## v21
// vga_top
module vga_top(
	input ClkPort,
	input BtnC,
	input BtnU,
	input BtnD,
	input BtnR,
	input BtnL,
	input MoveTick,  
	output hSync, vSync,
	output [3:0] vgaR, vgaG, vgaB,
	output An0, An1, An2, An3, An4, An5, An6, An7,
	output Ca, Cb, Cc, Cd, Ce, Cf, Cg, Dp,
	output MemOE, MemWR, RamCS, QuadSpiFlashCS
	);
For scale: ~3,000 cells after synthesis, roughly 120 flip-flops, roughly 41 I/O pins, ~23,000 µm² of cells after synthesis.
export LEC_CHECK = 0
export CAP_MARGIN = 20
export CELL_PAD_IN_SITES_DETAIL_PLACEMENT = 1
export CELL_PAD_IN_SITES_GLOBAL_PLACEMENT = 3
export CORE_MARGIN = 2
export CORE_UTILIZATION = 40
export CTS_CLUSTER_DIAMETER = 310
export PLACE_DENSITY_LB_ADDON = 0.16
export SLEW_MARGIN = 20
create_clock -name core_clock -period 12.0 [get_ports {ClkPort}]
run.sh (not shown) runs the stock make flow with config.mk's settings and CLKGATE_MAP_FILE=.
Input-level comparison between v17 and v21:
Settings: changing CELL_PAD_IN_SITES_DETAIL_PLACEMENT from 1 to 0; setting CTS_CLUSTER_SIZE to 42 for the first time; removing PLACE_DENSITY_LB_ADDON (formerly 0.16); setting PLACE_DENSITY to 0.7 for the first time.
==> results <==
- On multi-input logic cell count, v17 and v21 are neck and neck.
- Diff v21..v17 | sequential cell count | unchanged
- Combinational group share of total power: v21 vs v17 — no meaningful difference
- v17 against v21: sequential power now sits lower; vias per cell now sits lower.
- Endpoint of the worst setup timing path: vgaG[0] -> v21, vgaB[2] -> v17
- As far as synthesized cell count goes, v21 and v17 are indistinguishable; the numbers are identical.
- Taking v21 as the reference, in v17 final cell count essentially unchanged, sequential share of layout area essentially unchanged, wire length reported by the detailed router decreased about 4%.
Changes in v33 relative to v17:
Settings: GPL_TIMING_DRIVEN newly set to 0; CTS_CLUSTER_DIAMETER changed from 310 to 160; ABC_AREA newly set to 1; SLEW_MARGIN changed from 20 to 15; CORE_MARGIN changed from 2 to 3.
Notes after the runs:
Flow for v33 halted at global placement (3_3_place_gp), error code GPL-0301.
Compared to v17, v33 was floorplanned on a bigger die.
v33 against v17: horizontal die dimension went up, area fraction in compound gates after synthesis lost 7.9 points.
Going from v17 to v33, number of cells in Yosys stat now larger, synthesized cell count now larger, parity-gate share of the synthesized area counting xor and xnor cells now smaller.
Measured against each other, v17 and v33 differ in post-synthesis area per instance, the lower figure coming from v33.
NOTE count of unique library cells instantiated by Yosys v17->v33 decreased by more than a quarter
Compared with v17, floorplan core area in v33 increased by more than 10%.
What v33 reported for area after synthesis has to be multiplied by 0.898 to get the figure for v17.
> inputs changed (v33 -> v28)
Settings: removing CELL_PAD_IN_SITES_DETAIL_PLACEMENT (formerly 0); removing GPL_TIMING_DRIVEN (formerly 0); changing PLACE_DENSITY from 0.7 to 0.6; removing CTS_CLUSTER_SIZE (formerly 42); removing CELL_PAD_IN_SITES_GLOBAL_PLACEMENT (formerly 3); changing CORE_MARGIN from 3 to 2; removing ABC_AREA (formerly 1); changing SLEW_MARGIN from 15 to 20; removing CTS_CLUSTER_DIAMETER (formerly 160); changing the clock period (ns, I/O delays scaled along) from 12.0 to 5.33.
==> comparison <==
- v28 completed end to end; final checks failed (setup timing).
- Run status, v33: aborted in global placement (3_3_place_gp), error GPL-0301
- Delta (v28 minus v33): die height lost about 6%, cell count after synthesis went down 1,015, post-synthesis cell count from yosys lost 1,015.

Starting RTL as in the previous note.
==> flow/config.mk <==
export PLATFORM = sky130hd
export DESIGN_NAME = vga_top
export DESIGN_NICKNAME = vga_top
export VERILOG_FILES = /design/flow/design.v
export SDC_FILE = /design/flow/constraint.sdc
export NUM_CORES = 4
export LEC_CHECK = 0
export ABC_AREA = 1
export CAP_MARGIN = 35
export CORE_ASPECT_RATIO = 0.78
export CORE_MARGIN = 7
export CORE_UTILIZATION = 28
export CTS_CLUSTER_DIAMETER = 284
export CTS_CLUSTER_SIZE = 27
export GPL_ROUTABILITY_DRIVEN = 0
export GPL_TIMING_DRIVEN = 1
export HOLD_SLACK_MARGIN = 0.18
export MAX_ROUTING_LAYER = met4
export SETUP_SLACK_MARGIN = -0.22
export SLEW_MARGIN = 5
export TNS_END_PERCENT = 45
==> flow/constraint.sdc <==
create_clock -name core_clock -period 10.6 [get_ports {ClkPort}]
set_input_delay 2.1200 -clock core_clock [delete_from_list [all_inputs] [get_ports {ClkPort}]]
set_output_delay 2.1200 -clock core_clock [all_outputs]
set_load 0.01 [all_outputs]
The starting point completed without violations.
Edit:
- ABC_AREA: 1 -> 0
- CAP_MARGIN: 35 -> 20
- CORE_UTILIZATION: 28 -> 37
- CTS_CLUSTER_DIAMETER: 284 -> default
- GPL_ROUTABILITY_DRIVEN: 0 -> 1
- HOLD_SLACK_MARGIN: 0.18 -> default
- MAX_ROUTING_LAYER: met4 -> default
- PLACE_DENSITY_LB_ADDON: default -> 0.08
- SLEW_MARGIN: 5 -> 20
- TNS_END_PERCENT: 45 -> 35
- clock period: 10.6 -> 7.4 ns (I/O delays scaled with it)
Via count went down by about a fifth.
Sequential share of layout area is higher by 1.3 points.
Sequential power decreases slightly.
Power is lower by roughly a tenth.
Flip-flop count stays the same.
Utilization came out higher by 10 points.
Synthesized cell count came out lower by a quarter to a third.
Edit:
- ABC_AREA: 0 -> 1
- CAP_MARGIN: 20 -> 35
- GPL_ROUTABILITY_DRIVEN: 1 -> 0
- GPL_TIMING_DRIVEN: 1 -> 0
- SLEW_MARGIN: 20 -> 5
- clock period: 7.4 -> 7.38 ns (I/O delays scaled with it)
Effect: With this change the flow finished but failed the layout checks on setup timing. Non-clock buffer count grows by 36. Design area grows by 13%. Flip-flop count is unchanged. Wire length grows by 7.0%. Hold slack gets worse by 0.019 ns.
Edit:
- ABC_AREA: 1 -> default
- CAP_MARGIN: 35 -> 20
- CORE_ASPECT_RATIO: 0.78 -> default
- CORE_MARGIN: 7 -> 2
- CORE_UTILIZATION: 37 -> 65
- CTS_CLUSTER_SIZE: 27 -> default
- GPL_ROUTABILITY_DRIVEN: 0 -> default
- GPL_TIMING_DRIVEN: 0 -> default
- PLACE_DENSITY_LB_ADDON: 0.08 -> default
- SETUP_SLACK_MARGIN: -0.22 -> default
- SLEW_MARGIN: 5 -> 20
- TNS_END_PERCENT: 35 -> default
- clock period: 7.38 -> 8.85 ns (I/O delays scaled with it)
What happened: The new run completed without violations. Worst setup slack gets better by 0.60 ns. Critical path depth went down by 9. Hold slack gets better by 0.028 ns. Clock-buffer cell count came out lower by 3.

## yarrow
Starting RTL as in the previous note.
// vga_top
module vga_top(
	input ClkPort,
	input BtnC,
	input BtnU,
	input BtnD,
	input BtnR,
	input BtnL,
	input MoveTick,  
	output hSync, vSync,
	output [3:0] vgaR, vgaG, vgaB,
	output An0, An1, An2, An3, An4, An5, An6, An7,
	output Ca, Cb, Cc, Cd, Ce, Cf, Cg, Dp,
	output MemOE, MemWR, RamCS, QuadSpiFlashCS
	);
	wire Reset;
	assign Reset=BtnC;
	wire bright;
	wire[9:0] hc, vc;
	wire[3:0] lives;
	wire [6:0] ssdOut;
	wire [3:0] anode;
	wire [11:0] rgb;
	display_controller dc(.clk(ClkPort), .rst(Reset), .hSync(hSync), .vSync(vSync), .bright(bright), .hCount(hc), .vCount(vc));
	game_control sc(.clk(ClkPort), .en(MoveTick), .bright(bright), .rst(BtnC), .up(BtnU), .down(BtnD),.left(BtnL),.right(BtnR),.hCount(hc), .vCount(vc), .rgb(rgb), .lives(lives));
	display_lives cnt(.clk(ClkPort), .displayNumber(lives), .anode(anode), .ssdOut(ssdOut));
	assign vgaR = rgb[11 : 8];
	assign vgaG = rgb[7  : 4];
	assign vgaB = rgb[3  : 0];
	assign {MemOE, MemWR, RamCS, QuadSpiFlashCS} = 4'b1111;
	assign {An7, An6, An5, An4, An3, An2, An1, An0} = {4'b1111, anode};
	assign {Ca, Cb, Cc, Cd, Ce, Cf, Cg} = ssdOut[6 : 0];
	assign Dp = 1'b1;  
endmodule
clock: 11.4 ns
lec_check: 0
abc_area: 0
cap_margin: 20
core_aspect_ratio: 1.2
core_margin: 7
core_utilization: 64
cts_cluster_diameter: 285
cts_cluster_size: 100
gpl_routability_driven: 1
gpl_timing_driven: 1
hold_slack_margin: 0.28
place_density: 0.61
setup_slack_margin: 1.83
slew_margin: 20
tns_end_percent: 35
For amber, these inputs were changed with respect to yarrow:
- CTS_CLUSTER_DIAMETER removed (was 285)
- CORE_ASPECT_RATIO changed from 1.2 to 0.78
- CTS_CLUSTER_SIZE changed from 100 to 21
- CORE_MARGIN changed from 7 to 2
- PLACE_DENSITY removed (was 0.61)
- HOLD_SLACK_MARGIN removed (was 0.28)
- CORE_UTILIZATION changed from 64 to 58
- SETUP_SLACK_MARGIN changed from 1.83 to -0.6
- ABC_AREA changed from 0 to 1
- the clock period (ns, I/O delays scaled along) changed from 11.4 to 7.72
- Going from yarrow to amber, sum of routed wire length over all layers grew by more than 10%.
- In the tables for amber and yarrow, portion of the clock cycle consumed by the worst path in the final layout reads lower with yarrow.
- amber: global-route usage is 4.7 points higher than what yarrow reported.
- amber vs. yarrow: die area rose 11%, cell area rose about 12%, overall die width rose 55 um.
- Final estimated routing congestion in global placement for amber is higher than for yarrow.
Changes in cedar relative to amber:
- swapping -0.6 for -0.83 in SETUP_SLACK_MARGIN
- swapping 35 for 5 in TNS_END_PERCENT
- swapping 21 for 27 in CTS_CLUSTER_SIZE
- swapping 0.78 for 1.02 in CORE_ASPECT_RATIO
- swapping 7.72 for 7.66 in the clock period (ns, I/O delays scaled along)
## What came out
The total power in cedar was lower than what amber gave. No crash in cedar: every stage finished, but the layout fails its final checks due to setup timing. Of amber and cedar, the higher core outline area belongs to cedar. Diff amber -> cedar | worst-skew pair later-pin latency | increase of 0.04 ns. Comparing amber and cedar, height of the die is higher on cedar. STATUS worst slew margin relative to its limit: cedar wins against amber. cedar vs. amber: non-clock buffer count down 6, detailed-routed wire length on met2 increased by 3700 um relative to the old numbers. Total net switching power was lower in the run labelled cedar.

vga_top again, from the RTL that the note above started with.
make LEC_CHECK=0 CAP_MARGIN=20 CORE_MARGIN=2 CORE_UTILIZATION=68 CTS_CLUSTER_DIAMETER=28 CTS_CLUSTER_SIZE=36 SETUP_SLACK_MARGIN=0.92 SLEW_MARGIN=20 TNS_END_PERCENT=5 finish   # period 5.39 ns
The baseline completed, yet does not pass: negative setup slack.
==> next run, changes <==
Settings changed: CORE_UTILIZATION 68 to 40, CTS_CLUSTER_DIAMETER 28 to not set, CTS_CLUSTER_SIZE 36 to not set, PLACE_DENSITY set to 0.6, SETUP_SLACK_MARGIN 0.92 to not set, TNS_END_PERCENT 5 to not set.
Clock period 5.39 ns to 9.52 ns, I/O delays scaled along.
What happened: This time the run ran to the end with no violations. Global-route usage went down by 22 points. Final area is lower by 7.9%. Sequential power is lower by about 32%. Combinational power goes down by about 54%. First-iteration DRC count goes down by about 40%. Wire length hardly moves. Utilization is lower by 36 points. Total power drops by 51%.
==> next run, changes <==
Settings changed: CORE_UTILIZATION 40 to 54, PLACE_DENSITY 0.6 to not set, SLEW_MARGIN 20 to 10.
Clock period 9.52 ns to 12.0 ns, I/O delays scaled along.
What happened: Clock skew goes up by 0.0043 ns. Clock-buffer cell count does not change. Design area decreases by 1.2%. Final cell count shrinks by 5.8%. Critical path depth decreases by 1. Combinational power is lower by 20%. First-iteration DRC count goes up by 12%. Synthesized cell count is unchanged. Synthesized area is unchanged. Global-route usage went up by 12 points.
==> next run, changes <==
Settings changed: ABC_AREA set to 1, CELL_PAD_IN_SITES_DETAIL_PLACEMENT set to 0, CELL_PAD_IN_SITES_GLOBAL_PLACEMENT set to 3, CORE_MARGIN 2 to 3, CORE_UTILIZATION 54 to 40, CTS_CLUSTER_DIAMETER set to 160, CTS_CLUSTER_SIZE set to 42, GPL_TIMING_DRIVEN set to 0, MAX_ROUTING_LAYER set to met4, MIN_ROUTING_LAYER set to met2, PLACE_DENSITY set to 0.7, SLEW_MARGIN 10 to 15, TNS_END_PERCENT set to 50.
Effect: The changed run aborted during 3_3_place_gp (GPL-0301). Die size is higher by 52%. Synthesized cell count is higher by 34%. Area after synthesis is higher by 11%.
==> next run, changes <==
Settings changed: ABC_AREA 1 to not set, CELL_PAD_IN_SITES_DETAIL_PLACEMENT 0 to not set, CELL_PAD_IN_SITES_GLOBAL_PLACEMENT 3 to not set, CORE_ASPECT_RATIO set to 1.96, CORE_MARGIN 3 to 2, CORE_UTILIZATION 40 to 68, CTS_CLUSTER_DIAMETER 160 to 217, CTS_CLUSTER_SIZE 42 to 99, GPL_TIMING_DRIVEN 0 to not set, HOLD_SLACK_MARGIN set to -0.07, MAX_ROUTING_LAYER met4 to not set, MIN_ROUTING_LAYER met2 to not set, PLACE_DENSITY 0.7 to not set, SLEW_MARGIN 15 to 20, TNS_END_PERCENT 50 to not set.
Result:
- With this change the flow never finished: it broke off in 5_1_grt with GRT-0116
- area after synthesis shrinks by 10%
- die area goes down by 47%
- synthesized cell count decreases by about 25%

vga_top again, from the RTL that the note above started with.
==> flow/design.v (excerpt) <==
module vga_top(
	input ClkPort,
	input BtnC,
	input BtnU,
	input BtnD,
	input BtnR,
	input BtnL,
	input MoveTick,  
	output hSync, vSync,
	output [3:0] vgaR, vgaG, vgaB,
	output An0, An1, An2, An3, An4, An5, An6, An7,
	output Ca, Cb, Cc, Cd, Ce, Cf, Cg, Dp,
	output MemOE, MemWR, RamCS, QuadSpiFlashCS
	);
	wire Reset;
	assign Reset=BtnC;
	wire bright;
	wire[9:0] hc, vc;
	wire[3:0] lives;
	wire [6:0] ssdOut;
	wire [3:0] anode;
	wire [11:0] rgb;
	display_controller dc(.clk(ClkPort), .rst(Reset), .hSync(hSync), .vSync(vSync), .bright(bright), .hCount(hc), .vCount(vc));
	game_control sc(.clk(ClkPort), .en(MoveTick), .bright(bright), .rst(BtnC), .up(BtnU), .down(BtnD),.left(BtnL),.right(BtnR),.hCount(hc), .vCount(vc), .rgb(rgb), .lives(lives));
	display_lives cnt(.clk(ClkPort), .displayNumber(lives), .anode(anode), .ssdOut(ssdOut));
	assign vgaR = rgb[11 : 8];
	assign vgaG = rgb[7  : 4];
	assign vgaB = rgb[3  : 0];
	assign {MemOE, MemWR, RamCS, QuadSpiFlashCS} = 4'b1111;
	assign {An7, An6, An5, An4, An3, An2, An1, An0} = {4'b1111, anode};
  ...
Settings: LEC_CHECK=0, CAP_MARGIN=20, CORE_MARGIN=2, CORE_UTILIZATION=65, CTS_CLUSTER_DIAMETER=30, CTS_CLUSTER_SIZE=62, PLACE_DENSITY_LB_ADDON=0.01, SETUP_SLACK_MARGIN=1.58, SLEW_MARGIN=20, TNS_END_PERCENT=5; clock period 5.31 ns.
The first run reached the layout checks and failed them: setup timing.
Change:
Settings changed: CORE_UTILIZATION 65 to 71, CTS_CLUSTER_DIAMETER 30 to default, CTS_CLUSTER_SIZE 62 to default, PLACE_DENSITY from default to 0.6, PLACE_DENSITY_LB_ADDON 0.01 to default, SETUP_SLACK_MARGIN 1.58 to default, TNS_END_PERCENT 5 to default.
Clock period 5.31 ns to 9.52 ns, I/O delays scaled along.
Result: The changed run completed with no timing, DRC or antenna violations. Clock power shrinks by 41%. Synthesized area stays the same. Setup slack is better by 1.4 ns. Critical path depth shrinks by 2. Global-route usage grows by 0.98 points.
Change:
Settings changed: CORE_UTILIZATION 71 to 40, SETUP_SLACK_MARGIN from default to 0.49.
Outcome: The new run completed without violations. Final area goes up by 1.9%. Maximum frequency goes down by 1.2%. Setup slack gets worse by 0.098 ns. Clock skew barely changes. Routed wire length goes up by 4.4%.
Power is estimated from default activity; no workload was simulated.
